**design/flow/config.mk**
```make
export PLATFORM = sky130hd
export DESIGN_NAME = gcd
export DESIGN_NICKNAME = gcd
export VERILOG_FILES = /design/flow/design.v
export SDC_FILE = /design/flow/constraint.sdc
export NUM_CORES = 4
export LEC_CHECK = 0
export ABC_AREA = 0
export CAP_MARGIN = 20
export CELL_PAD_IN_SITES_DETAIL_PLACEMENT = 0
export CELL_PAD_IN_SITES_GLOBAL_PLACEMENT = 0
export CORE_MARGIN = 2
export CORE_UTILIZATION = 70
export CTS_CLUSTER_DIAMETER = 26
export CTS_CLUSTER_SIZE = 76
export MIN_ROUTING_LAYER = met1
export PLACE_DENSITY = 0.64
export SETUP_SLACK_MARGIN = -0.19
export SLEW_MARGIN = 20
export TNS_END_PERCENT = 55
```
**design/flow/constraint.sdc**
```tcl
create_clock -name core_clock -period 2.8 [get_ports {clk_i}]
set_input_delay 0.5600 -clock core_clock [delete_from_list [all_inputs] [get_ports {clk_i}]]
set_output_delay 0.5600 -clock core_clock [all_outputs]
set_load 0.01 [all_outputs]
```
**design/flow/design.v**
```verilog
module gcd (
    input  logic        clk_i,
    input  logic        rst_i,
    input  logic        start_i,
    input  logic [31:0] a_i,
    input  logic [31:0] b_i,
    output logic        busy_o,
    output logic        valid_o,
    output logic [31:0] result_o
);
    logic [31:0] a, a_nxt;
    logic [31:0] b, b_nxt;
    logic [5:0]  k, k_nxt;           
    logic [31:0] result, result_nxt;
    typedef enum logic [3:0] {
        IDLE       = 4'b0000,
        LOAD       = 4'b0001,
        CHK_ZERO   = 4'b0010,
        FACTOR2    = 4'b0011,
        STRIP_A    = 4'b0100,
        STRIP_B    = 4'b0101,
        CMP        = 4'b0110,
        SUB        = 4'b0111,
        DONE       = 4'b1000
    } state_t;
    state_t state, state_nxt;
    logic a_is_zero, b_is_zero;
    logic both_even, a_even, b_even;
    logic a_gt_b;
    logic b_will_be_zero;           
    assign a_is_zero = (a == 0);
    assign b_is_zero = (b == 0);
    assign both_even = (a[0] == 0) && (b[0] == 0);
    assign a_even    = (a[0] == 0);
    assign b_even    = (b[0] == 0);
    assign a_gt_b    = (a > b);
    logic load_inputs, inc_k, shift_a, shift_b, swap, set_res;
    always_comb begin
        state_nxt   = state;
        load_inputs = 1'b0;
        inc_k       = 1'b0;
        shift_a     = 1'b0;
        shift_b     = 1'b0;
        swap        = 1'b0;
        set_res     = 1'b0;
        a_nxt      = a;
        b_nxt      = b;
        k_nxt      = k;
        result_nxt = result;
        b_will_be_zero = 1'b0;
        case (state)
            IDLE: begin
                if (start_i) begin
                    load_inputs = 1'b1;           
                    state_nxt   = LOAD;
                end
            end
            LOAD: begin
                a_nxt = a_i;                      
                b_nxt = b_i;
                k_nxt = 6'd0;                     
                state_nxt = CHK_ZERO;
            end
            CHK_ZERO: begin
                if (a_is_zero && b_is_zero) begin
                    set_res     = 1'b1;
                    result_nxt  = 32'd0;
                    state_nxt   = DONE;
                end else if (a_is_zero) begin
                    set_res     = 1'b1;
                    result_nxt  = b;
                    state_nxt   = DONE;
                end else if (b_is_zero) begin
                    set_res     = 1'b1;
                    result_nxt  = a;
                    state_nxt   = DONE;
                end else begin
                    state_nxt = FACTOR2;
                end
            end
            FACTOR2: begin
                if (both_even) begin
                    shift_a = 1'b1;
                    shift_b = 1'b1;
                    inc_k   = 1'b1;
                    a_nxt = a >> 1;
                    b_nxt = b >> 1;
                    k_nxt = k + 1'b1;
                    state_nxt = FACTOR2;           
                end else begin
                    state_nxt = STRIP_A;
                end
            end
            STRIP_A: begin
                if (a_even) begin
                    shift_a = 1'b1;
                    a_nxt   = a >> 1;
                    state_nxt = STRIP_A;
                end else begin
                    state_nxt = STRIP_B;
                end
            end
            STRIP_B: begin
                if (b_even) begin
                    shift_b = 1'b1;
                    b_nxt   = b >> 1;
                    state_nxt = STRIP_B;
                end else begin
                    state_nxt = CMP;
                end
            end
            CMP: begin
                if (a_gt_b) begin
                    swap  = 1'b1;
                    a_nxt = b;
                    b_nxt = a;
                end
                state_nxt = SUB;
            end
            SUB: begin
                b_nxt = b - a;                      
                b_will_be_zero = (b_nxt == 0);
                if (b_will_be_zero) begin
                    set_res     = 1'b1;
                    result_nxt  = a << k;         
                    state_nxt   = DONE;
                end else begin
                    state_nxt = STRIP_B;
                end
            end
            DONE: begin
                state_nxt = IDLE;                  
            end
            default: state_nxt = IDLE;            
        endcase
    end
    always_ff @(posedge clk_i or posedge rst_i) begin
        if (rst_i) begin
            a      <= 32'd0;
            b      <= 32'd0;
            k      <= 6'd0;
            result <= 32'd0;
        end else begin
            a      <= a_nxt;
            b      <= b_nxt;
            k      <= k_nxt;
            result <= result_nxt;
        end
    end
    always_ff @(posedge clk_i or posedge rst_i) begin
        if (rst_i)
            state <= IDLE;
        else
            state <= state_nxt;
    end
    always_ff @(posedge clk_i or posedge rst_i) begin
        if (rst_i) begin
            busy_o   <= 1'b0;
            valid_o  <= 1'b0;
            result_o <= 32'd0;
        end else begin
            busy_o   <= (state != IDLE) && (state != DONE);
            valid_o  <= set_res;                
            result_o <= result_nxt;
        end
    end
endmodule
```
**design/flow/run.sh**
```bash
#!/bin/bash
# the make line also repeats each setting of config.mk as NAME=value (left out here)
make -C /OpenROAD-flow-scripts/flow DESIGN_CONFIG=/design/flow/config.mk WORK_HOME=/design/flow/orfs CLKGATE_MAP_FILE= finish
```
==> results of run 1 <==
==> metrics by stage <==
stage | utilization [%] | hold WS (ns)
after detailed placement | 91.8 | 0.496
after global placement | 91.8 | 0.491
after floorplan | - | 0.534
==> impl_metrics.json, run 1 <==
{
  "initCoreUtil_pct": 71.9,
  "outcome": "did not finish",
  "place_area_sq_mm": 0.0122,
  "ys_ff": 108,
  "edf_count": 0,
  "ff_type": "dfrtp_1",
  "xor_share_pct": 2.83,
  "core_sq_mm": 0.0133,
  "num_rows": 42,
  "gp_congestion": 1.12,
  "die_h_um": 121,
  "most_common_cell": "nand2_1",
  "yosysTopAreaCell": "dfrtp_1",
  "tool.error": "[ERROR DPL-0033] detailed placement checks failed during check placement.",
  "die_area_sq_mm": 0.0146,
  "die_w_um": 121,
  "ys_types": 75,
  "ioPinCount": 101,
  "async_flop_share_pct": 100,
  "simple_gate_share_pct": 15.9,
  "syn_area_sq_mm": 0.00956,
  "yosysWarnings": 1,
  "synthesis.nets": 1284,
  "area_leaders": "dfrtp_1 (28%), o21ai_0 (6.4%), nand2_1 (6.1%)",
  "ys_sh_aoi_pct": 27.9,
  "stop_stage": "clock tree synthesis",
  "hpwl_mm": 28.9,
  "pre_cts_slack_ns": -1.27,
  "io_buffers": 100,
  "synth_area_per_cell_sq_um": 8.09,
  "dp.cells": 1573,
  "ys_seq_share_pct": 28.3,
  "synthCells": 1181,
  "ys_cells": 1181,
  "yosys_area_sq_mm": 0.00956,
  "top_cells_by_count": "nand2_1 (156), o21ai_0 (123), dfrtp_1 (108), a21oi_1 (105), nor2_1 (90)",
  "netlist_logic_family_top": "AND-OR/OR-AND gates",
  "top_cell_area_share_pct": 28.3,
  "ys_sh_mux_pct": 12.7,
  "synthAdderAreaFrac_pct": 4.79
}
==> inputs of run 2 (changes only) <==
- CELL_PAD_IN_SITES_DETAIL_PLACEMENT: 0 -> default
- CELL_PAD_IN_SITES_GLOBAL_PLACEMENT: 0 -> default
- CORE_ASPECT_RATIO: default -> 0.5
- CORE_UTILIZATION: 70 -> 40
- CTS_CLUSTER_DIAMETER: 26 -> 379
- CTS_CLUSTER_SIZE: 76 -> 98
- MIN_ROUTING_LAYER: met1 -> default
- PLACE_DENSITY: 0.64 -> 0.35
- SETUP_SLACK_MARGIN: -0.19 -> -0.6
- TNS_END_PERCENT: 55 -> 10
- clock period: 2.8 -> 6.0 ns (I/O delays scaled with it)
==> impl_metrics.json, run 2 <==
{
  "fin_skew_ns": 0.0168,
  "hold_viol": 0,
  "clkTransAtPathRegs_ns": 0.09,
  "setup_violations": 0,
  "viasPerCell": 6.40,
  "ys_sh_mux_pct": 12.7,
  "worst_slack_ns": 0.702,
  "synthAdderAreaFrac_pct": 4.79,
  "cts_resized": 0,
  "min_to": "result[29]$_DFFE_PP0P_",
  "worstPathCellList": "inv_1 -> ha_1 -> inv_1 -> fa_1 -> a211oi_1 -> o21ai_1 -> a21oi_1 -> xor2_1 -> o21ai_0 -> or4_1 -> nor4b_1 -> nand4_1 -> or4_4 -> o32a_2 -> mux2_4",
  "top_cell_area_share_pct": 28.3,
  "critPathCapture": "result[27]$_DFFE_PP0P_",
  "cp_slowest_stage_delay_ns": 0.62,
  "reg2reg_from": "b[0]$_DFFE_PP0P_",
  "h-tree-depth": 3,
  "post_cts.repair.setup_buffers": 0,
  "synthCells": 1181,
  "die_w_um": 223,
  "grt_overflow": 0,
  "outcome": "finished clean",
  "ys_cells": 1181,
  "fin_crit_ns": 5.30,
  "gp_congestion": 0.945,
  "top_cells_by_count": "nand2_1 (156), o21ai_0 (123), dfrtp_1 (108), a21oi_1 (105), nor2_1 (90)",
  "drv_cap": 0,
  "reg2regPathDepth": 15,
  "holdPathStages": 1,
  "wl_mm": 38.5,
  "hold_buffers": 0,
  "finalMaxSlewViolations": 0,
  "area_leaders": "dfrtp_1 (28%), o21ai_0 (6.4%), nand2_1 (6.1%)",
  "firstDrtPassIters": 7,
  "wire_per_inst_um": 25.3,
  "antenna_found_initial": 0,
  "grt_pass1_wl_mm": 58.4,
  "ff_type": "dfrtp_1",
  "timing.hold.ws_ns": 0.511,
  "num_rows": 39,
  "cp_slowest_cell": "a211oi_1",
  "yosys_area_sq_mm": 0.00956,
  "place_area_sq_mm": 0.0107,
  "xor_share_pct": 2.83,
  "most_common_cell": "nand2_1",
  "vias": 9732,
  "dp.cells": 1505,
  "end_kind": "flip-flop",
  "ys_types": 75,
  "drt_iter0_markers": 1352,
  "path_buffers": 2,
  "grt_pass1_vias": 9084,
  "worstHoldStart": "result[29]$_DFFE_PP0P_",
  "root_buffer": "clkbuf_16",
  "tool_warnings": 30,
  "syn_area_sq_mm": 0.00956,
  "pre_cts_slack_ns": 0.898,
  "grt_max_degree": 75,
  "cts_tree": "built",
  "r2r-end": "result[27]$_DFFE_PP0P_",
  "die_area_sq_mm": 0.0252,
  "cts_buffers": 9,
  "ys_seq_share_pct": 28.3,
  "fin_cells": 1521,
  "hpwl_mm": 28.8,
  "crit_cells": 15,
  "critical_path_required_ns": 6.27,
  "clock.fmax_mhz": 189,
  "rsz0062_at_grt": "no",
  "hold_class": "reg2reg",
  "antenna_left": 0,
  "crit_start": "b[0]$_DFFE_PP0P_",
  "period_used_pct": 88.3,
  "crit_family": "AND-OR/OR-AND gates",
  "simple_gate_share_pct": 15.9,
  "fin_util_pct": 47.6,
  "drc": 0,
  "io_buffers": 100,
  "ys_sh_aoi_pct": 27.9,
  "ys_ff": 108,
  "yosysWarnings": 1,
  "area_delta_synth_final_pct": 15.1,
  "core_sq_mm": 0.0231,
  "crit_fanout": 34,
  "worst-r2r-setup-slack_ns": 0.70,
  "grtUsageTotal_pct": 30.8,
  "ioPinCount": 101,
  "nNetsFinal": 1312,
  "final_cell_area_sq_mm": 0.0110,
  "initCoreUtil_pct": 41.3,
  "clockBufferDepth": 2,
  "worstMarginPinSlew_ns": 1.20,
  "cts_sinks": 108,
  "yosysTopAreaCell": "dfrtp_1",
  "synthesis.nets": 1284,
  "worstPathArrival_ns": 5.57,
  "synth_area_per_cell_sq_um": 8.09,
  "crit_path_frequent_cell": "inv_1",
  "path_class": "reg2reg",
  "die_h_um": 113,
  "slew_headroom_pct": 19.8,
  "startpoint_type": "flip-flop",
  "edf_count": 0,
  "antenna_cells": 0,
  "setup_tns_ns": 0,
  "netlist_logic_family_top": "AND-OR/OR-AND gates",
  "async_flop_share_pct": 100,
  "clk_latency_ns": 0.40
}
==> run 2: final cells by class <==
class	instances	area, sq um
tap	307	384
sequential	108	2710
clock inverter	7	108
multi-input combinational	915	6180
inverter	47	181
timing repair buffer	128	1210
clock buffer	9	225
fill	2318	12100
==> run 2: per-layer routing <==
layer,routed length [um],part of all wire [%],GRT usage [%],up-vias
met5,0,0,0,-
met4,733,1.9,7.47,0
met3,3850,10,7.01,53
met2,14800,38,40.6,554
met1,19100,50,49.1,4717
li1,-,-,-,4408
==> inputs of run 3 (changes only) <==
- ABC_AREA: 0 -> default
- CAP_MARGIN: 20 -> 10
- CELL_PAD_IN_SITES_DETAIL_PLACEMENT: default -> 1
- CORE_ASPECT_RATIO: 0.5 -> default
- CTS_CLUSTER_DIAMETER: 379 -> default
- CTS_CLUSTER_SIZE: 98 -> default
- PLACE_DENSITY: 0.35 -> default
- SETUP_SLACK_MARGIN: -0.6 -> 1.22
- TNS_END_PERCENT: 10 -> 45
- clock period: 6.0 -> 5.26 ns (I/O delays scaled with it)
==> impl_metrics.json, run 3 <==
{
  "pre_cts_slack_ns": 0.463,
  "setup_violations": 0,
  "hold_buffers": 0,
  "finalMaxSlewViolations": 0,
  "tool_warnings": 30,
  "simple_gate_share_pct": 15.9,
  "ys_types": 75,
  "area_delta_synth_final_pct": 23.5,
  "ys_ff": 108,
  "cts_tree": "built",
  "outcome": "finished clean",
  "setup_tns_ns": 0,
  "clk_latency_ns": 0.37,
  "grt_pass1_wl_mm": 61.5,
  "hold_class": "reg2reg",
  "r2r-end": "result[11]$_DFFE_PP0P_",
  "root_buffer": "clkbuf_16",
  "clkTransAtPathRegs_ns": 0.08,
  "end_kind": "flip-flop",
  "dp.cells": 1529,
  "gp_congestion": 0.950,
  "min_to": "result[15]$_DFFE_PP0P_",
  "slew_headroom_pct": 32.1,
  "edf_count": 0,
  "initCoreUtil_pct": 40.7,
  "holdPathStages": 1,
  "num_rows": 56,
  "ioPinCount": 101,
  "drt_iter0_markers": 1077,
  "ys_sh_mux_pct": 12.7,
  "top_cell_area_share_pct": 28.3,
  "worstMarginPinSlew_ns": 1.02,
  "synthesis.nets": 1284,
  "ys_sh_aoi_pct": 27.9,
  "worstPathCellList": "ha_4 -> and4_4 -> nand3_2 -> a311o_1 -> a32oi_1 -> xor2_1 -> or4_1 -> nor4b_2 -> nand4_1 -> or4_4 -> o32a_4 -> mux2_4",
  "syn_area_sq_mm": 0.00956,
  "fin_cells": 1591,
  "synth_area_per_cell_sq_um": 8.09,
  "grt_overflow": 0,
  "most_common_cell": "nand2_1",
  "worstHoldStart": "result[15]$_DFFE_PP0P_",
  "async_flop_share_pct": 100,
  "synthAdderAreaFrac_pct": 4.79,
  "grtUsageTotal_pct": 32.5,
  "hpwl_mm": 28.1,
  "startpoint_type": "flip-flop",
  "h-tree-depth": 3,
  "antenna_left": 0,
  "crit_start": "b[7]$_DFFE_PP0P_",
  "worstPathArrival_ns": 4.40,
  "io_buffers": 100,
  "fin_crit_ns": 4.14,
  "nNetsFinal": 1369,
  "worst-r2r-setup-slack_ns": 1.12,
  "yosysTopAreaCell": "dfrtp_1",
  "antenna_found_initial": 0,
  "crit_family": "simple AND/OR/NAND/NOR gates",
  "vias": 10300,
  "ys_seq_share_pct": 28.3,
  "critical_path_required_ns": 5.52,
  "clockBufferDepth": 2,
  "ys_cells": 1181,
  "xor_share_pct": 2.83,
  "crit_fanout": 8,
  "fin_skew_ns": 0.0146,
  "path_class": "reg2reg",
  "yosysWarnings": 1,
  "rsz0062_at_grt": "yes",
  "reg2reg_from": "b[7]$_DFFE_PP0P_",
  "period_used_pct": 78.7,
  "drv_cap": 0,
  "drc": 0,
  "cts_sinks": 108,
  "path_buffers": 0,
  "viasPerCell": 6.48,
  "synthCells": 1181,
  "grt_max_degree": 64,
  "ff_type": "dfrtp_1",
  "top_cells_by_count": "nand2_1 (156), o21ai_0 (123), dfrtp_1 (108), a21oi_1 (105), nor2_1 (90)",
  "die_h_um": 159,
  "area_leaders": "dfrtp_1 (28%), o21ai_0 (6.4%), nand2_1 (6.1%)",
  "hold_viol": 0,
  "critPathCapture": "result[11]$_DFFE_PP0P_",
  "clock.fmax_mhz": 242,
  "yosys_area_sq_mm": 0.00956,
  "worst_slack_ns": 1.12,
  "reg2regPathDepth": 12,
  "wire_per_inst_um": 25.4,
  "wl_mm": 40.5,
  "die_w_um": 159,
  "core_sq_mm": 0.0235,
  "cts_buffers": 9,
  "grt_pass1_vias": 10400,
  "cp_slowest_stage_delay_ns": 0.55,
  "cp_slowest_cell": "or4_1",
  "firstDrtPassIters": 7,
  "crit_cells": 12,
  "die_area_sq_mm": 0.0251,
  "netlist_logic_family_top": "AND-OR/OR-AND gates"
}
-- run 3: cell type report --
class | instances | area, sq um
antenna | 1 | 2.50
clock buffer | 10 | 239
clock inverter | 6 | 68.8
fill | 2784 | 11700
inverter | 47 | 184
multi-input combinational | 921 | 6560
sequential | 108 | 2730
tap | 319 | 399
timing repair buffer | 179 | 1620
-- run 3: layer usage --
metal / GRT usage, % / up-vias / part of all wire, %
met5: 0 / - / 0
met4: 15.8 / 0 / 4.4
met3: 4.90 / 113 / 7.5
met2: 51.1 / 515 / 46
met1: 43.6 / 5131 / 42
li1: - / 4545 / -
-- run 3: timing repair --
item	in CTS	in global routing
pin swaps	9	14
setup buffers	24	15
gates resized	67	23
cloned	6	0
setup endpoints to repair	98	80
-- run 3: through the flow --
stage          hold WS [ns]  cell area [sq um]  utilization, %
3_3_place_gp          0.497              10800            45.9
6_report              0.512              11800            50.3
3_5_place_dp          0.496              10800            45.9
2_1_floorplan         0.534               9570               -
4_1_cts               0.518              11600            49.5
5_1_grt               0.526              11800            50.3
==> inputs of run 4 (changes only) <==
- ABC_AREA: default -> 1
- CAP_MARGIN: 10 -> 20
- CORE_ASPECT_RATIO: default -> 0.92
- CORE_UTILIZATION: 40 -> 33
- CTS_CLUSTER_SIZE: default -> 85
- GPL_ROUTABILITY_DRIVEN: default -> 0
- GPL_TIMING_DRIVEN: default -> 1
- MAX_ROUTING_LAYER: default -> met4
- PLACE_DENSITY_LB_ADDON: default -> 0.28
- SETUP_SLACK_MARGIN: 1.22 -> 1.64
- SLEW_MARGIN: 20 -> 5
- TNS_END_PERCENT: 45 -> default
- clock period: 5.26 -> 8.01 ns (I/O delays scaled with it)
==> impl_metrics.json, run 4 <==
{
  "yosys_area_sq_mm": 0.0103,
  "crit_start": "b[0]$_DFFE_PP0P_",
  "synthesis.nets": 1779,
  "area_leaders": "dfrtp_1 (26%), nand2_1 (21%), inv_1 (8.3%)",
  "xor_share_pct": 0.764,
  "ys_sh_mux_pct": 0.970,
  "fin_crit_ns": 3.74,
  "path_buffers": 3,
  "yosysTopAreaCell": "dfrtp_1",
  "hold_viol": 0,
  "die_area_sq_mm": 0.0327,
  "holdPathStages": 2,
  "worst-r2r-setup-slack_ns": 4.27,
  "fin_util_pct": 38.7,
  "grt_pass1_wl_mm": 68.9,
  "grt_max_degree": 69,
  "crit_path_frequent_cell": "nand2_1",
  "async_flop_share_pct": 100,
  "cts_tree": "built",
  "outcome": "finished clean",
  "synth_area_per_cell_sq_um": 6.16,
  "nNetsFinal": 1826,
  "grtUsageTotal_pct": 27.8,
  "worstPathCellList": "inv_1 -> ha_1 -> inv_1 -> fa_1 -> nand3_1 -> nand3_1 -> nand2_1 -> nand2_1 -> nand2_1 -> nand3_1 -> nand2_1 -> nand2_1 -> nor2_1 -> nand2_1 -> nor2_2 -> nand4_4 -> buf_4 -> nand2_4 -> nand2_1 -> nand2_1",
  "worstHoldStart": "result[0]$_DFFE_PP0P_",
  "cp_slowest_cell": "fa_1",
  "cts_sinks": 108,
  "syn_area_sq_mm": 0.0103,
  "antenna_found_initial": 0,
  "critPathCapture": "result[28]$_DFFE_PP0P_",
  "most_common_cell": "nand2_1",
  "reg2reg_from": "b[0]$_DFFE_PP0P_",
  "cts_resized": 0,
  "yosysWarnings": 1,
  "period_used_pct": 46.7,
  "top_cells_by_count": "nand2_1 (586), inv_1 (227), o21ai_0 (141), dfrtp_1 (108), nor2_1 (87)",
  "ioPinCount": 101,
  "worstMarginPinSlew_ns": 1.00,
  "setup_violations": 0,
  "clkTransAtPathRegs_ns": 0.09,
  "synthAdderAreaFrac_pct": 4.44,
  "startpoint_type": "flip-flop",
  "vias": 12200,
  "drc": 0,
  "edf_count": 0,
  "grt_overflow": 0,
  "setup_tns_ns": 0,
  "antenna_left": 0,
  "grt_pass1_vias": 12200,
  "end_kind": "flip-flop",
  "crit_fanout": 34,
  "reg2regPathDepth": 20,
  "timing.hold.ws_ns": 0.510,
  "drv_cap": 0,
  "die_w_um": 188,
  "ys_types": 48,
  "hpwl_mm": 34.7,
  "path_class": "reg2reg",
  "core_sq_mm": 0.0310,
  "netlist_logic_family_top": "simple AND/OR/NAND/NOR gates",
  "hold_class": "reg2reg",
  "clock.fmax_mhz": 267,
  "min_to": "result[0]$_DFFE_PP0P_",
  "ff_type": "dfrtp_1",
  "initCoreUtil_pct": 33.3,
  "critical_path_required_ns": 8.33,
  "rsz0062_at_grt": "no",
  "wire_per_inst_um": 20.7,
  "fin_skew_ns": 0.0192,
  "finalMaxSlewViolations": 0,
  "crit_family": "simple AND/OR/NAND/NOR gates",
  "area_delta_synth_final_pct": 16.3,
  "ys_ff": 108,
  "simple_gate_share_pct": 33.4,
  "hold_buffers": 0,
  "wl_mm": 44.3,
  "viasPerCell": 5.68,
  "clk_latency_ns": 0.38,
  "die_h_um": 174,
  "worstPathArrival_ns": 4.06,
  "io_buffers": 100,
  "top_cell_area_share_pct": 26.2,
  "antenna_cells": 0,
  "firstDrtPassIters": 7,
  "h-tree-depth": 3,
  "post_cts.repair.setup_buffers": 0,
  "r2r-end": "result[28]$_DFFE_PP0P_",
  "ys_cells": 1676,
  "drt_iter0_markers": 1244,
  "num_rows": 62,
  "final_cell_area_sq_mm": 0.0120,
  "root_buffer": "clkbuf_16",
  "slew_headroom_pct": 32.7,
  "crit_cells": 20,
  "tool_warnings": 28,
  "place_area_sq_mm": 0.0116,
  "clockBufferDepth": 2,
  "ys_seq_share_pct": 26.2,
  "cts_buffers": 9,
  "cp_slowest_stage_delay_ns": 0.45,
  "synthCells": 1676,
  "ys_sh_aoi_pct": 22.3
}
[run 4: through the flow]
stage	std cells	worst slack (ns)
finish	2144	4.27
global route	2144	3.96
CTS	2142	4.02
detailed placement	2126	4.05
global placement	2125	4.25
floorplan	1676	3.56
[run 4: layout make-up]
| type | count | area (sq um) |
|---|---|---|
| Tap cell | 416 | 520 |
| Clock inverter | 7 | 83.8 |
| Inverter | 239 | 900 |
| Multi-Input combinational cell | 1249 | 6400 |
| Timing Repair Buffer | 116 | 1170 |
| Fill cell | 4149 | 19000 |
| Sequential cell | 108 | 2700 |
| Clock buffer | 9 | 225 |
[run 4: metal layers]
layer | track usage (%) | routed length (um) | vias up | share of wire [%]
li1 | - | - | 5643 | -
met1 | 36.4 | 19400 | 5888 | 44
met2 | 42.3 | 19600 | 539 | 44
met3 | 4.88 | 3450 | 109 | 7.8
met4 | 11.7 | 1920 | 0 | 4.3
met5 | - | 0 | - | 0
==> inputs of run 5 (changes only) <==
- ABC_AREA: 1 -> 0
- CELL_PAD_IN_SITES_DETAIL_PLACEMENT: 1 -> 0
- CELL_PAD_IN_SITES_GLOBAL_PLACEMENT: default -> 0
- CORE_ASPECT_RATIO: 0.92 -> default
- CORE_UTILIZATION: 33 -> 70
- CTS_CLUSTER_DIAMETER: default -> 32
- CTS_CLUSTER_SIZE: 85 -> 76
- GPL_ROUTABILITY_DRIVEN: 0 -> default
- GPL_TIMING_DRIVEN: 1 -> default
- MAX_ROUTING_LAYER: met4 -> default
- MIN_ROUTING_LAYER: default -> met1
- PLACE_DENSITY: default -> 0.64
- PLACE_DENSITY_LB_ADDON: 0.28 -> default
- SETUP_SLACK_MARGIN: 1.64 -> default
- SLEW_MARGIN: 5 -> 20
- TNS_END_PERCENT: default -> 55
- clock period: 8.01 -> 3.16 ns (I/O delays scaled with it)
==> impl_metrics.json, run 5 <==
{
  "ys_sh_aoi_pct": 27.9,
  "yosys_area_sq_mm": 0.00956,
  "io_buffers": 100,
  "hpwl_mm": 28.8,
  "yosysTopAreaCell": "dfrtp_1",
  "xor_share_pct": 2.83,
  "edf_count": 0,
  "top_cells_by_count": "nand2_1 (156), o21ai_0 (123), dfrtp_1 (108), a21oi_1 (105), nor2_1 (90)",
  "die_w_um": 121,
  "ys_seq_share_pct": 28.3,
  "core_sq_mm": 0.0133,
  "yosysWarnings": 1,
  "die_area_sq_mm": 0.0146,
  "place_area_sq_mm": 0.0121,
  "stop_stage": "clock tree synthesis",
  "most_common_cell": "nand2_1",
  "simple_gate_share_pct": 15.9,
  "area_leaders": "dfrtp_1 (28%), o21ai_0 (6.4%), nand2_1 (6.1%)",
  "ys_cells": 1181,
  "initCoreUtil_pct": 71.9,
  "synthCells": 1181,
  "ff_type": "dfrtp_1",
  "top_cell_area_share_pct": 28.3,
  "num_rows": 42,
  "syn_area_sq_mm": 0.00956,
  "ys_types": 75,
  "gp_congestion": 1.20,
  "synthAdderAreaFrac_pct": 4.79,
  "ys_ff": 108,
  "ioPinCount": 101,
  "async_flop_share_pct": 100,
  "die_h_um": 121,
  "tool.error": "[ERROR DPL-0033] detailed placement checks failed during check placement.",
  "synthesis.nets": 1284,
  "ys_sh_mux_pct": 12.7,
  "netlist_logic_family_top": "AND-OR/OR-AND gates",
  "outcome": "did not finish",
  "synth_area_per_cell_sq_um": 8.09
}
[run 5: through the flow]
step           TNS (ns)  utilization [%]  hold slack, ns  setup WS (ns)  std cells
3_5_place_dp     -73.79             90.9           0.494         -0.975       1567
3_3_place_gp     -60.53             90.9           0.496         -0.827       1567
2_1_floorplan    -36.91                -           0.534         -0.815       1181
==> inputs of run 6 (changes only) <==
- ABC_AREA: 0 -> default
- CELL_PAD_IN_SITES_DETAIL_PLACEMENT: 0 -> 2
- CELL_PAD_IN_SITES_GLOBAL_PLACEMENT: 0 -> default
- CORE_UTILIZATION: 70 -> 40
- CTS_CLUSTER_DIAMETER: 32 -> default
- CTS_CLUSTER_SIZE: 76 -> default
- MIN_ROUTING_LAYER: met1 -> default
- PLACE_DENSITY: 0.64 -> 0.6
- TNS_END_PERCENT: 55 -> 15
- clock period: 3.16 -> 6.0 ns (I/O delays scaled with it)
==> impl_metrics.json, run 6 <==
{
  "cp_slowest_cell": "dfrtp_1",
  "area_leaders": "dfrtp_1 (28%), o21ai_0 (6.4%), nand2_1 (6.1%)",
  "num_rows": 56,
  "crit_family": "AND-OR/OR-AND gates",
  "simple_gate_share_pct": 15.9,
  "ys_cells": 1181,
  "reg2reg_from": "a[0]$_DFFE_PP0P_",
  "reg2regPathDepth": 15,
  "root_buffer": "clkbuf_16",
  "setup_violations": 0,
  "worstPathCellList": "ha_1 -> inv_1 -> fa_1 -> a211oi_1 -> o211ai_1 -> nand2_1 -> a21oi_1 -> a221oi_1 -> o21ai_1 -> a21oi_1 -> nor2b_1 -> o21a_4 -> buf_4 -> nor2_1 -> a31oi_1",
  "initCoreUtil_pct": 40.7,
  "post_cts.repair.setup_buffers": 0,
  "clock.fmax_mhz": 175,
  "io_buffers": 100,
  "grt_pass1_vias": 11700,
  "drc": 0,
  "syn_area_sq_mm": 0.00956,
  "ys_sh_aoi_pct": 27.9,
  "cts_tree": "built",
  "clk_latency_ns": 0.39,
  "setup_tns_ns": 0,
  "finalMaxSlewViolations": 0,
  "ys_ff": 108,
  "top_cells_by_count": "nand2_1 (156), o21ai_0 (123), dfrtp_1 (108), a21oi_1 (105), nor2_1 (90)",
  "r2r-end": "a[23]$_DFFE_PP0P_",
  "core_sq_mm": 0.0235,
  "crit_fanout": 42,
  "clkTransAtPathRegs_ns": 0.09,
  "cp_slowest_stage_delay_ns": 0.66,
  "firstDrtPassIters": 6,
  "grt_overflow": 0,
  "place_area_sq_mm": 0.0106,
  "crit_start": "a[0]$_DFFE_PP0P_",
  "die_w_um": 159,
  "ys_sh_mux_pct": 12.7,
  "synthCells": 1181,
  "xor_share_pct": 2.83,
  "path_buffers": 2,
  "path_class": "reg2reg",
  "fin_crit_ns": 5.72,
  "ys_seq_share_pct": 28.3,
  "nNetsFinal": 1305,
  "yosysTopAreaCell": "dfrtp_1",
  "netlist_logic_family_top": "AND-OR/OR-AND gates",
  "min_to": "result[14]$_DFFE_PP0P_",
  "crit_cells": 15,
  "cts_sinks": 108,
  "gp_congestion": 0.969,
  "worstHoldStart": "result[14]$_DFFE_PP0P_",
  "h-tree-depth": 3,
  "critPathCapture": "a[23]$_DFFE_PP0P_",
  "ff_type": "dfrtp_1",
  "tool_warnings": 28,
  "synthesis.nets": 1284,
  "cts_buffers": 9,
  "fin_skew_ns": 0.0153,
  "edf_count": 0,
  "hpwl_mm": 32.7,
  "top_cell_area_share_pct": 28.3,
  "synthAdderAreaFrac_pct": 4.79,
  "final_cell_area_sq_mm": 0.0109,
  "slew_headroom_pct": 23.8,
  "crit_path_frequent_cell": "a21oi_1",
  "synth_area_per_cell_sq_um": 8.09,
  "hold_class": "reg2reg",
  "most_common_cell": "nand2_1",
  "wl_mm": 48.4,
  "worstMarginPinSlew_ns": 1.13,
  "holdPathStages": 1,
  "wire_per_inst_um": 31.7,
  "worstPathArrival_ns": 5.97,
  "drv_cap": 0,
  "yosysWarnings": 1,
  "hold_viol": 0,
  "clockBufferDepth": 2,
  "yosys_area_sq_mm": 0.00956,
  "area_delta_synth_final_pct": 14.4,
  "hold_buffers": 0,
  "n_fill_cell": 2594,
  "rsz0062_at_grt": "no",
  "ys_types": 75,
  "viasPerCell": 7.12,
  "vias": 10900,
  "antenna_found_initial": 0,
  "ioPinCount": 101,
  "cts_resized": 0,
  "critical_path_required_ns": 6.26,
  "grt_max_degree": 65,
  "period_used_pct": 95.3,
  "async_flop_share_pct": 100,
  "startpoint_type": "flip-flop",
  "antenna_left": 0,
  "grtUsageTotal_pct": 38.9,
  "end_kind": "flip-flop",
  "die_area_sq_mm": 0.0251,
  "die_h_um": 159,
  "antenna_cells": 0,
  "drt_iter0_markers": 1373,
  "outcome": "finished clean",
  "grt_pass1_wl_mm": 73.6,
  "worst-r2r-setup-slack_ns": 0.28
}
## run 6: cell type report
type | count | area (sq um) | share of cell area (%)
tap | 319 | 399 | 3.65
clock inverter | 6 | 70.1 | 0.641
sequential | 108 | 2710 | 24.8
multi-input combinational | 915 | 6180 | 56.5
inverter | 47 | 179 | 1.64
clock buffer | 10 | 239 | 2.19
timing repair buffer | 121 | 1160 | 10.6
## run 6: per-layer routing
layer / GRT usage, % / wire (um) / vias up
met5: 0 / 0 / -
met4: 23.2 / 3330 / 0
met3: 8.27 / 4420 / 279
met2: 62.1 / 22000 / 766
met1: 48.5 / 18700 / 5438
li1: - / - / 4385
## run 6: through the flow
step,hold WS [ns],utilization (%),setup WS [ns],instances
floorplan,0.534,-,1.83,1181
global placement,0.498,45.2,1.14,1510
detailed placement,0.508,45.2,0.932,1510
CTS,0.524,46.5,0.434,1526
global route,0.539,46.6,0.107,1526
finish,0.518,46.6,0.283,1526
==> inputs of run 7 (changes only) <==
- ABC_AREA: default -> 0
- CAP_MARGIN: 20 -> 40
- CELL_PAD_IN_SITES_GLOBAL_PLACEMENT: default -> 0
- CORE_UTILIZATION: 40 -> 72
- CTS_CLUSTER_SIZE: default -> 15
- MIN_ROUTING_LAYER: default -> met1
- PLACE_DENSITY: 0.6 -> default
- PLACE_DENSITY_LB_ADDON: default -> 0.17
- SETUP_SLACK_MARGIN: default -> 1.54
- TNS_END_PERCENT: 15 -> 50
- clock period: 6.0 -> 8.45 ns (I/O delays scaled with it)
==> impl_metrics.json, run 7 <==
{
  "die_h_um": 119,
  "stop_stage": "detailed placement",
  "most_common_cell": "nand2_1",
  "initCoreUtil_pct": 73.0,
  "ys_cells": 1181,
  "outcome": "did not finish",
  "xor_share_pct": 2.83,
  "edf_count": 0,
  "ys_types": 75,
  "area_leaders": "dfrtp_1 (28%), o21ai_0 (6.4%), nand2_1 (6.1%)",
  "yosysTopAreaCell": "dfrtp_1",
  "die_w_um": 119,
  "yosys_area_sq_mm": 0.00956,
  "ioPinCount": 101,
  "synth_area_per_cell_sq_um": 8.09,
  "ff_type": "dfrtp_1",
  "ys_sh_aoi_pct": 27.9,
  "yosysWarnings": 1,
  "top_cell_area_share_pct": 28.3,
  "synthAdderAreaFrac_pct": 4.79,
  "simple_gate_share_pct": 15.9,
  "core_sq_mm": 0.0131,
  "ys_sh_mux_pct": 12.7,
  "gp_congestion": 1.05,
  "async_flop_share_pct": 100,
  "syn_area_sq_mm": 0.00956,
  "synthesis.nets": 1284,
  "num_rows": 42,
  "ys_ff": 108,
  "die_area_sq_mm": 0.0142,
  "ys_seq_share_pct": 28.3,
  "netlist_logic_family_top": "AND-OR/OR-AND gates",
  "synthCells": 1181,
  "top_cells_by_count": "nand2_1 (156), o21ai_0 (123), dfrtp_1 (108), a21oi_1 (105), nor2_1 (90)",
  "io_buffers": 100,
  "tool.error": "Error: detail_place.tcl, 38 bad optional access"
}
==> run 7: per-stage QoR <==
stage	area [sq um]	worst slack (ns)
after global placement	10400	3.81
after floorplan	9560	3.91
==> inputs of run 8 (changes only) <==
- ABC_AREA: 0 -> 1
- CAP_MARGIN: 40 -> 20
- CELL_PAD_IN_SITES_DETAIL_PLACEMENT: 2 -> default
- CELL_PAD_IN_SITES_GLOBAL_PLACEMENT: 0 -> default
- CORE_ASPECT_RATIO: default -> 1.98
- CORE_UTILIZATION: 72 -> 40
- CTS_CLUSTER_DIAMETER: default -> 379
- CTS_CLUSTER_SIZE: 15 -> 54
- MIN_ROUTING_LAYER: met1 -> default
- PLACE_DENSITY_LB_ADDON: 0.17 -> default
- SETUP_SLACK_MARGIN: 1.54 -> -0.6
- TNS_END_PERCENT: 50 -> 10
- clock period: 8.45 -> 6.0 ns (I/O delays scaled with it)
==> impl_metrics.json, run 8 <==
{
  "outcome": "finished clean",
  "rsz0062_at_grt": "no",
  "simple_gate_share_pct": 33.4,
  "async_flop_share_pct": 100,
  "die_area_sq_mm": 0.0272,
  "ys_seq_share_pct": 26.2,
  "wl_met1_mm": 15.5,
  "top_layer": "met4",
  "ys_sh_mux_pct": 0.970,
  "drv_cap": 0,
  "drc": 0,
  "reg2reg_from": "b[0]$_DFFE_PP0P_",
  "io_buffers": 100,
  "finalMaxSlewViolations": 0,
  "clk_latency_ns": 0.38,
  "fin_skew_ns": 0.0179,
  "hold_viol": 0,
  "worstMarginPinSlew_ns": 1.06,
  "reg2regPathDepth": 20,
  "worst_slack_ns": 1.89,
  "ys_ff": 108,
  "worstHoldStart": "state[2]$_DFFE_PP0P_",
  "holdPathStages": 2,
  "die_h_um": 230,
  "firstDrtPassIters": 5,
  "cts_buffers": 9,
  "worstPathCellList": "inv_1 -> ha_1 -> inv_1 -> fa_1 -> nand2_1 -> nand2_1 -> nand3_1 -> nand2_1 -> nand2_1 -> nand2_1 -> nand2_1 -> nand2_1 -> nand2_1 -> nand2_1 -> nand2_1 -> o211ai_1 -> nor2_4 -> buf_4 -> o211ai_1 -> o21ai_1",
  "clock.fmax_mhz": 244,
  "startpoint_type": "flip-flop",
  "antenna_found_initial": 0,
  "ys_sh_aoi_pct": 22.3,
  "top_cells_by_count": "nand2_1 (586), inv_1 (227), o21ai_0 (141), dfrtp_1 (108), nor2_1 (87)",
  "synthAdderAreaFrac_pct": 4.44,
  "edf_count": 0,
  "critical_path_required_ns": 6.30,
  "fin_cells": 2067,
  "fin_crit_ns": 4.11,
  "yosysTopAreaCell": "dfrtp_1",
  "cp_slowest_stage_delay_ns": 0.72,
  "wl_mm": 42.7,
  "slew_headroom_pct": 28.4,
  "most_common_cell": "nand2_1",
  "synthCells": 1676,
  "end_kind": "flip-flop",
  "wl_met2_mm": 22.2,
  "root_buffer": "clkbuf_16",
  "crit_start": "b[0]$_DFFE_PP0P_",
  "path_class": "reg2reg",
  "area_leaders": "dfrtp_1 (26%), nand2_1 (21%), inv_1 (8.3%)",
  "vias": 11600,
  "antenna_cells": 0,
  "hold_class": "reg2reg",
  "crit_cells": 20,
  "setup_violations": 0,
  "viasPerCell": 5.60,
  "cts_sinks": 108,
  "initCoreUtil_pct": 40.7,
  "crit_fanout": 42,
  "ff_type": "dfrtp_1",
  "post_cts.repair.setup_buffers": 0,
  "clockBufferDepth": 2,
  "pre_cts_slack_ns": 1.95,
  "period_used_pct": 68.4,
  "h-tree-depth": 3,
  "critPathCapture": "a[24]$_DFFE_PP0P_",
  "syn_area_sq_mm": 0.0103,
  "core_sq_mm": 0.0253,
  "area_delta_synth_final_pct": 15.0,
  "grt_max_degree": 69,
  "yosysWarnings": 1,
  "hpwl_mm": 34.7,
  "tool_warnings": 28,
  "setup_tns_ns": 0,
  "crit_path_frequent_cell": "nand2_1",
  "synthesis.nets": 1779,
  "top_cell_area_share_pct": 26.2,
  "nNetsFinal": 1829,
  "grtUsageTotal_pct": 31.6,
  "dp.cells": 2051,
  "min_to": "busy_o$_DFF_PP0_",
  "drt_iter0_markers": 975,
  "grt_pass1_wl_mm": 65.7,
  "dr_wl_met3_mm": 1.64,
  "ys_cells": 1676,
  "gp_congestion": 0.984,
  "die_w_um": 118,
  "wire_per_inst_um": 20.7,
  "path_buffers": 3,
  "clkTransAtPathRegs_ns": 0.08,
  "r2r-end": "a[24]$_DFFE_PP0P_",
  "ioPinCount": 101,
  "synth_area_per_cell_sq_um": 6.16,
  "yosys_area_sq_mm": 0.0103,
  "hold_buffers": 0,
  "cts_tree": "built",
  "grt_overflow": 0,
  "worst-r2r-setup-slack_ns": 1.89,
  "grt_pass1_vias": 11600,
  "crit_family": "simple AND/OR/NAND/NOR gates",
  "cp_slowest_cell": "nor2_4",
  "fin_util_pct": 46.8,
  "xor_share_pct": 0.764,
  "num_rows": 82,
  "netlist_logic_family_top": "simple AND/OR/NAND/NOR gates",
  "antenna_left": 0,
  "cts_resized": 0,
  "worstPathArrival_ns": 4.41,
  "ys_types": 48
}
run 8: stage by stage:
stage	hold WS (ns)	area [sq um]
3_3_place_gp	0.468	11600
6_report	0.498	11900
3_5_place_dp	0.488	11600
2_1_floorplan	0.457	10300
5_1_grt	0.525	11900
4_1_cts	0.506	11900
run 8: area by class of cell:
class | instances | area, sq um
timing repair buffer | 119 | 1140
tap | 336 | 420
inverter | 239 | 900
fill | 2768 | 13500
multi-input combinational | 1249 | 6400
sequential | 108 | 2700
clock inverter | 5 | 58.8
clock buffer | 11 | 243
run 8: routing by layer:
layer | track usage, % | up-vias
met5 | 0 | -
met4 | 22.1 | 0
met3 | 2.93 | 121
met2 | 58.1 | 414
met1 | 33.4 | 5401
li1 | - | 5642
==> inputs of run 9 (changes only) <==
- ABC_AREA: 1 -> default
- CAP_MARGIN: 20 -> 35
- CORE_ASPECT_RATIO: 1.98 -> default
- CORE_UTILIZATION: 40 -> 72
- CTS_CLUSTER_DIAMETER: 379 -> 26
- CTS_CLUSTER_SIZE: 54 -> 80
- PLACE_DENSITY_LB_ADDON: default -> 0.26
- SETUP_SLACK_MARGIN: -0.6 -> 0.31
- TNS_END_PERCENT: 10 -> default
- clock period: 6.0 -> 3.96 ns (I/O delays scaled with it)
==> impl_metrics.json, run 9 <==
{
  "num_rows": 42,
  "ys_ff": 108,
  "simple_gate_share_pct": 15.9,
  "syn_area_sq_mm": 0.00956,
  "synthesis.nets": 1284,
  "most_common_cell": "nand2_1",
  "io_buffers": 100,
  "yosysWarnings": 1,
  "clockBufferDepth": 2,
  "cts_sinks": 108,
  "synth_area_per_cell_sq_um": 8.09,
  "gp_congestion": 1.10,
  "async_flop_share_pct": 100,
  "netlist_logic_family_top": "AND-OR/OR-AND gates",
  "cts_buffers": 9,
  "top_cells_by_count": "nand2_1 (156), o21ai_0 (123), dfrtp_1 (108), a21oi_1 (105), nor2_1 (90)",
  "yosysTopAreaCell": "dfrtp_1",
  "edf_count": 0,
  "root_buffer": "clkbuf_16",
  "die_w_um": 119,
  "place_area_sq_mm": 0.0113,
  "ioPinCount": 101,
  "area_leaders": "dfrtp_1 (28%), o21ai_0 (6.4%), nand2_1 (6.1%)",
  "top_cell_area_share_pct": 28.3,
  "stop_stage": "global routing",
  "yosys_area_sq_mm": 0.00956,
  "die_h_um": 119,
  "synthAdderAreaFrac_pct": 4.79,
  "hold_buffers": 0,
  "pre_cts_slack_ns": -0.212,
  "ys_types": 75,
  "synthCells": 1181,
  "ys_sh_aoi_pct": 27.9,
  "ff_type": "dfrtp_1",
  "ys_sh_mux_pct": 12.7,
  "tool.error": "[ERROR GRT-0232] Routing congestion too high. Check the congestion heatmap in the GUI.",
  "ys_cells": 1181,
  "initCoreUtil_pct": 73.0,
  "hpwl_mm": 25.3,
  "ys_seq_share_pct": 28.3,
  "core_sq_mm": 0.0131,
  "h-tree-depth": 3,
  "grt_overflow": 1197,
  "xor_share_pct": 2.83,
  "outcome": "did not finish",
  "grtUsageTotal_pct": 102,
  "die_area_sq_mm": 0.0142
}
[run 9: metal layers]
layer / GRT overflow / track usage [%]
met1: 14 / 90.9
met2: 893 / 130
met3: 21 / 80.6
met4: 262 / 112
met5: 7 / 54.0
[run 9: per-stage QoR]
| step | hold slack, ns | std cells |
|---|---|---|
| floorplan | 0.534 | 1181 |
| global placement | 0.491 | 1465 |
| detailed placement | 0.494 | 1466 |
| CTS | 0.516 | 1491 |
[run 9: repair_timing]
item	4_1_cts
setup endpoints to repair	95
buffers inserted	6
pin swaps	4
gates resized	17
cloned	3
==> inputs of run 10 (changes only) <==
- CAP_MARGIN: 35 -> 20
- CORE_UTILIZATION: 72 -> 62
- CTS_CLUSTER_DIAMETER: 26 -> default
- CTS_CLUSTER_SIZE: 80 -> default
- PLACE_DENSITY: default -> 0.37
- PLACE_DENSITY_LB_ADDON: 0.26 -> default
- SETUP_SLACK_MARGIN: 0.31 -> default
- clock period: 3.96 -> 5.46 ns (I/O delays scaled with it)
==> impl_metrics.json, run 10 <==
{
  "syn_area_sq_mm": 0.00956,
  "core_sq_mm": 0.0151,
  "r2r-end": "result[24]$_DFFE_PP0P_",
  "cp_slowest_stage_delay_ns": 0.58,
  "setup_tns_ns": 0,
  "ioPinCount": 101,
  "root_buffer": "clkbuf_16",
  "grtUsageTotal_pct": 40.0,
  "reg2regPathDepth": 15,
  "area_delta_synth_final_pct": 13.6,
  "yosysTopAreaCell": "dfrtp_1",
  "ys_types": 75,
  "min_to": "result[29]$_DFFE_PP0P_",
  "finalMaxSlewViolations": 0,
  "ff_type": "dfrtp_1",
  "edf_count": 0,
  "grt_pass1_vias": 9108,
  "hpwl_mm": 23.9,
  "worstPathArrival_ns": 5.35,
  "clockBufferDepth": 2,
  "ys_ff": 108,
  "wire_per_inst_um": 23.0,
  "xor_share_pct": 2.83,
  "cts_buffers": 9,
  "viasPerCell": 7.06,
  "ys_cells": 1181,
  "hold_viol": 0,
  "crit_start": "b[0]$_DFFE_PP0P_",
  "cts_tree": "built",
  "worstPathCellList": "inv_1 -> ha_1 -> inv_1 -> fa_1 -> a211oi_1 -> o21ai_1 -> a21oi_1 -> xor2_1 -> o21ai_0 -> or4_1 -> nor4b_1 -> nand4_1 -> or4_4 -> o32a_2 -> mux2_4",
  "reg2reg_from": "b[0]$_DFFE_PP0P_",
  "simple_gate_share_pct": 15.9,
  "most_common_cell": "nand2_1",
  "nNetsFinal": 1320,
  "crit_fanout": 34,
  "post_cts.repair.setup_buffers": 0,
  "path_class": "reg2reg",
  "startpoint_type": "flip-flop",
  "firstDrtPassIters": 6,
  "synthCells": 1181,
  "holdPathStages": 1,
  "setup_violations": 0,
  "cp_slowest_cell": "o32a_2",
  "crit_family": "AND-OR/OR-AND gates",
  "fin_crit_ns": 5.09,
  "drv_cap": 0,
  "drt_iter0_markers": 1569,
  "antenna_found_initial": 0,
  "hold_buffers": 0,
  "vias": 9950,
  "path_buffers": 2,
  "dp.cells": 1394,
  "rsz0062_at_grt": "no",
  "hold_class": "reg2reg",
  "h-tree-depth": 3,
  "worst-r2r-setup-slack_ns": 0.37,
  "crit_cells": 15,
  "fin_cells": 1410,
  "top_cells_by_count": "nand2_1 (156), o21ai_0 (123), dfrtp_1 (108), a21oi_1 (105), nor2_1 (90)",
  "clk_latency_ns": 0.37,
  "ys_sh_mux_pct": 12.7,
  "area_leaders": "dfrtp_1 (28%), o21ai_0 (6.4%), nand2_1 (6.1%)",
  "timing.hold.ws_ns": 0.509,
  "period_used_pct": 93.3,
  "tool_warnings": 30,
  "ys_seq_share_pct": 28.3,
  "grt_pass1_wl_mm": 50.8,
  "clkTransAtPathRegs_ns": 0.08,
  "fin_skew_ns": 0.00969,
  "io_buffers": 100,
  "cts_sinks": 108,
  "yosys_area_sq_mm": 0.00956,
  "num_rows": 45,
  "worstMarginPinSlew_ns": 1.11,
  "critPathCapture": "result[24]$_DFFE_PP0P_",
  "die_w_um": 128,
  "crit_path_frequent_cell": "inv_1",
  "netlist_logic_family_top": "AND-OR/OR-AND gates",
  "synthAdderAreaFrac_pct": 4.79,
  "slew_headroom_pct": 25.7,
  "die_h_um": 128,
  "wl_mm": 32.4,
  "synth_area_per_cell_sq_um": 8.09,
  "top_cell_area_share_pct": 28.3,
  "synthesis.nets": 1284,
  "drc": 0,
  "initCoreUtil_pct": 63.1,
  "outcome": "finished clean",
  "ys_sh_aoi_pct": 27.9,
  "gp_congestion": 0.968,
  "n_fill_cell": 1211,
  "antenna_cells": 0,
  "antenna_left": 0,
  "die_area_sq_mm": 0.0164,
  "yosysWarnings": 1,
  "clock.fmax_mhz": 196,
  "final_cell_area_sq_mm": 0.0109,
  "place_area_sq_mm": 0.0106,
  "end_kind": "flip-flop",
  "critical_path_required_ns": 5.71,
  "cts_resized": 0,
  "async_flop_share_pct": 100,
  "grt_overflow": 0,
  "worstHoldStart": "result[29]$_DFFE_PP0P_",
  "grt_max_degree": 80
}
==> run 10: area by class of cell <==
class                   count  area, sq um  area share, %
clock buffers              10          239           2.20
clock inverters             6         56.3          0.519
inverters                  47          181           1.67
multi-input cells         915         6170           56.8
flip-flops and latches    108         2700           24.9
well taps                 188          235           2.17
repair buffers            136         1270           11.7
==> run 10: per-stage QoR <==
stage / setup WS [ns] / util [%]
after floorplan: 1.29 / -
final: 0.367 / 71.7
after global placement: 0.553 / 69.7
after global routing: 0.202 / 71.7
after detailed placement: 0.490 / 69.7
after CTS: 0.465 / 71.7
==> run 10: metal layers <==
metal | track usage [%] | vias up | part of all wire, %
li1 | - | 4441 | -
met1 | 55.6 | 4640 | 40
met2 | 60.6 | 756 | 44
met3 | 9.60 | 113 | 12
met4 | 15.3 | 0 | 4.1
met5 | 0 | - | 0
==> inputs of run 11 (changes only) <==
- ABC_AREA: default -> 1
- CELL_PAD_IN_SITES_DETAIL_PLACEMENT: default -> 2
- CORE_MARGIN: 2 -> 4
- CORE_UTILIZATION: 62 -> 37
- GPL_ROUTABILITY_DRIVEN: default -> 0
- PLACE_DENSITY: 0.37 -> 0.6
- SETUP_SLACK_MARGIN: default -> 0.57
- SLEW_MARGIN: 20 -> 40
- TNS_END_PERCENT: default -> 15
- clock period: 5.46 -> 6.0 ns (I/O delays scaled with it)
==> impl_metrics.json, run 11 <==
{
  "outcome": "finished clean",
  "dp.cells": 2084,
  "wire_per_inst_um": 31.3,
  "r2r-end": "result[7]$_DFFE_PP0P_",
  "min_to": "result[16]$_DFFE_PP0P_",
  "core_sq_mm": 0.0272,
  "ys_cells": 1676,
  "worstPathArrival_ns": 5.10,
  "xor_share_pct": 0.764,
  "crit_path_frequent_cell": "nand2_1",
  "holdPathStages": 2,
  "drc": 0,
  "setup_violations": 0,
  "simple_gate_share_pct": 33.4,
  "syn_area_sq_mm": 0.0103,
  "grt_max_degree": 69,
  "final_cell_area_sq_mm": 0.0119,
  "hpwl_mm": 46.4,
  "post_cts.repair.setup_buffers": 0,
  "async_flop_share_pct": 100,
  "num_rows": 60,
  "drv_cap": 0,
  "cp_slowest_cell": "nand2_4",
  "cts_sinks": 108,
  "die_area_sq_mm": 0.0306,
  "crit_cells": 19,
  "yosysWarnings": 1,
  "cts_resized": 0,
  "yosysTopAreaCell": "dfrtp_1",
  "reg2regPathDepth": 19,
  "ys_sh_mux_pct": 0.970,
  "setup_tns_ns": 0,
  "worst-r2r-setup-slack_ns": 1.23,
  "ys_types": 48,
  "clock.fmax_mhz": 210,
  "synthCells": 1676,
  "h-tree-depth": 3,
  "antenna_left": 0,
  "die_w_um": 175,
  "synthAdderAreaFrac_pct": 4.44,
  "rsz0062_at_grt": "no",
  "io_buffers": 100,
  "root_buffer": "clkbuf_16",
  "synthesis.nets": 1779,
  "most_common_cell": "nand2_1",
  "worstMarginPinSlew_ns": 0.857,
  "fin_crit_ns": 4.77,
  "cts_buffers": 9,
  "yosys_area_sq_mm": 0.0103,
  "die_h_um": 175,
  "netlist_logic_family_top": "simple AND/OR/NAND/NOR gates",
  "cts_tree": "built",
  "n_fill_cell": 3346,
  "critical_path_required_ns": 6.32,
  "crit_start": "b[0]$_DFFE_PP0P_",
  "firstDrtPassIters": 7,
  "fin_skew_ns": 0.0168,
  "hold_class": "reg2reg",
  "clk_latency_ns": 0.40,
  "startpoint_type": "flip-flop",
  "synth_area_per_cell_sq_um": 6.16,
  "area_delta_synth_final_pct": 15.4,
  "hold_viol": 0,
  "top_cells_by_count": "nand2_1 (586), inv_1 (227), o21ai_0 (141), dfrtp_1 (108), nor2_1 (87)",
  "period_used_pct": 79.5,
  "slew_headroom_pct": 42.5,
  "clockBufferDepth": 2,
  "worstPathCellList": "inv_1 -> ha_1 -> inv_1 -> fa_1 -> nand3_1 -> nand3_1 -> nand3_1 -> nand3_1 -> nand2_1 -> nand2_1 -> nand2_1 -> nand2_1 -> nor2_1 -> nand2_1 -> nor2_2 -> nand4_4 -> nand2_4 -> nand2_1 -> nand2_1",
  "tool_warnings": 29,
  "top_cell_area_share_pct": 26.2,
  "crit_fanout": 34,
  "vias": 13900,
  "drt_iter0_markers": 1783,
  "grt_overflow": 0,
  "wl_mm": 65.7,
  "finalMaxSlewViolations": 0,
  "worstHoldStart": "result[16]$_DFFE_PP0P_",
  "grtUsageTotal_pct": 42.2,
  "grt_pass1_vias": 15400,
  "antenna_cells": 0,
  "reg2reg_from": "b[0]$_DFFE_PP0P_",
  "ioPinCount": 101,
  "ff_type": "dfrtp_1",
  "ys_sh_aoi_pct": 22.3,
  "nNetsFinal": 1826,
  "edf_count": 0,
  "end_kind": "flip-flop",
  "area_leaders": "dfrtp_1 (26%), nand2_1 (21%), inv_1 (8.3%)",
  "clkTransAtPathRegs_ns": 0.10,
  "ys_ff": 108,
  "ys_seq_share_pct": 26.2,
  "viasPerCell": 6.64,
  "crit_family": "simple AND/OR/NAND/NOR gates",
  "path_buffers": 2,
  "cp_slowest_stage_delay_ns": 0.54,
  "fin_cells": 2100,
  "grt_pass1_wl_mm": 98.8,
  "critPathCapture": "result[7]$_DFFE_PP0P_",
  "initCoreUtil_pct": 38.0,
  "antenna_found_initial": 1,
  "place_area_sq_mm": 0.0116,
  "path_class": "reg2reg",
  "hold_buffers": 0
}
## run 11: final cells by class
type,count,area [sq um],area share [%]
Clock inverter,7,81.3,0.683
Sequential cell,108,2700,22.7
Clock buffer,9,225,1.89
Timing Repair Buffer,116,1130,9.48
Multi-Input combinational cell,1249,6400,53.8
Inverter,239,902,7.58
Tap cell,372,465,3.91
## run 11: layer usage
| layer | global-route usage, % | vias to the layer above | wire, um |
|---|---|---|---|
| li1 | - | 5627 | - |
| met1 | 48.2 | 6889 | 23600 |
| met2 | 69.5 | 1020 | 30100 |
| met3 | 9.43 | 403 | 5980 |
| met4 | 30.3 | 2 | 5920 |
| met5 | 0 | - | 13 |
## run 11: stage by stage
stage | worst slack [ns] | util, % | hold WS [ns]
finish | 1.23 | 43.8 | 0.511
global route | 1.09 | 43.8 | 0.556
CTS | 1.48 | 43.8 | 0.517
detailed placement | 1.76 | 42.7 | 0.479
global placement | 2.23 | 42.6 | 0.474
floorplan | 1.95 | - | 0.457
==> inputs of run 12 (changes only) <==
- ABC_AREA: 1 -> 0
- CELL_PAD_IN_SITES_GLOBAL_PLACEMENT: default -> 0
- CORE_MARGIN: 4 -> 2
- CORE_UTILIZATION: 37 -> 72
- CTS_CLUSTER_DIAMETER: default -> 379
- CTS_CLUSTER_SIZE: default -> 76
- GPL_ROUTABILITY_DRIVEN: 0 -> default
- MIN_ROUTING_LAYER: default -> met1
- PLACE_DENSITY: 0.6 -> default
- PLACE_DENSITY_LB_ADDON: default -> 0.17
- SETUP_SLACK_MARGIN: 0.57 -> -0.52
- SLEW_MARGIN: 40 -> 20
- TNS_END_PERCENT: 15 -> 55
- clock period: 6.0 -> 5.21 ns (I/O delays scaled with it)
==> impl_metrics.json, run 12 <==
{
  "ys_ff": 108,
  "yosys_area_sq_mm": 0.00956,
  "xor_share_pct": 2.83,
  "simple_gate_share_pct": 15.9,
  "top_cell_area_share_pct": 28.3,
  "io_buffers": 100,
  "ys_seq_share_pct": 28.3,
  "num_rows": 42,
  "ff_type": "dfrtp_1",
  "core_sq_mm": 0.0131,
  "synthesis.nets": 1284,
  "gp_congestion": 1.05,
  "ys_sh_aoi_pct": 27.9,
  "die_w_um": 119,
  "edf_count": 0,
  "synthAdderAreaFrac_pct": 4.79,
  "synthCells": 1181,
  "yosysWarnings": 1,
  "async_flop_share_pct": 100,
  "ys_types": 75,
  "synth_area_per_cell_sq_um": 8.09,
  "syn_area_sq_mm": 0.00956,
  "area_leaders": "dfrtp_1 (28%), o21ai_0 (6.4%), nand2_1 (6.1%)",
  "ys_sh_mux_pct": 12.7,
  "top_cells_by_count": "nand2_1 (156), o21ai_0 (123), dfrtp_1 (108), a21oi_1 (105), nor2_1 (90)",
  "yosysTopAreaCell": "dfrtp_1",
  "ioPinCount": 101,
  "tool.error": "[ERROR DPL-0033] detailed placement checks failed during check placement.",
  "stop_stage": "detailed placement",
  "most_common_cell": "nand2_1",
  "outcome": "did not finish",
  "die_h_um": 119,
  "netlist_logic_family_top": "AND-OR/OR-AND gates",
  "initCoreUtil_pct": 73.0,
  "die_area_sq_mm": 0.0142,
  "ys_cells": 1181
}
run 12: through the flow:
| stage | hold WS [ns] | area, sq um | cells | setup slack (ns) |
|---|---|---|---|---|
| 2_1_floorplan | 0.534 | 9560 | 1181 | 1.04 |
| 3_3_place_gp | 0.492 | 10500 | 1377 | 0.511 |
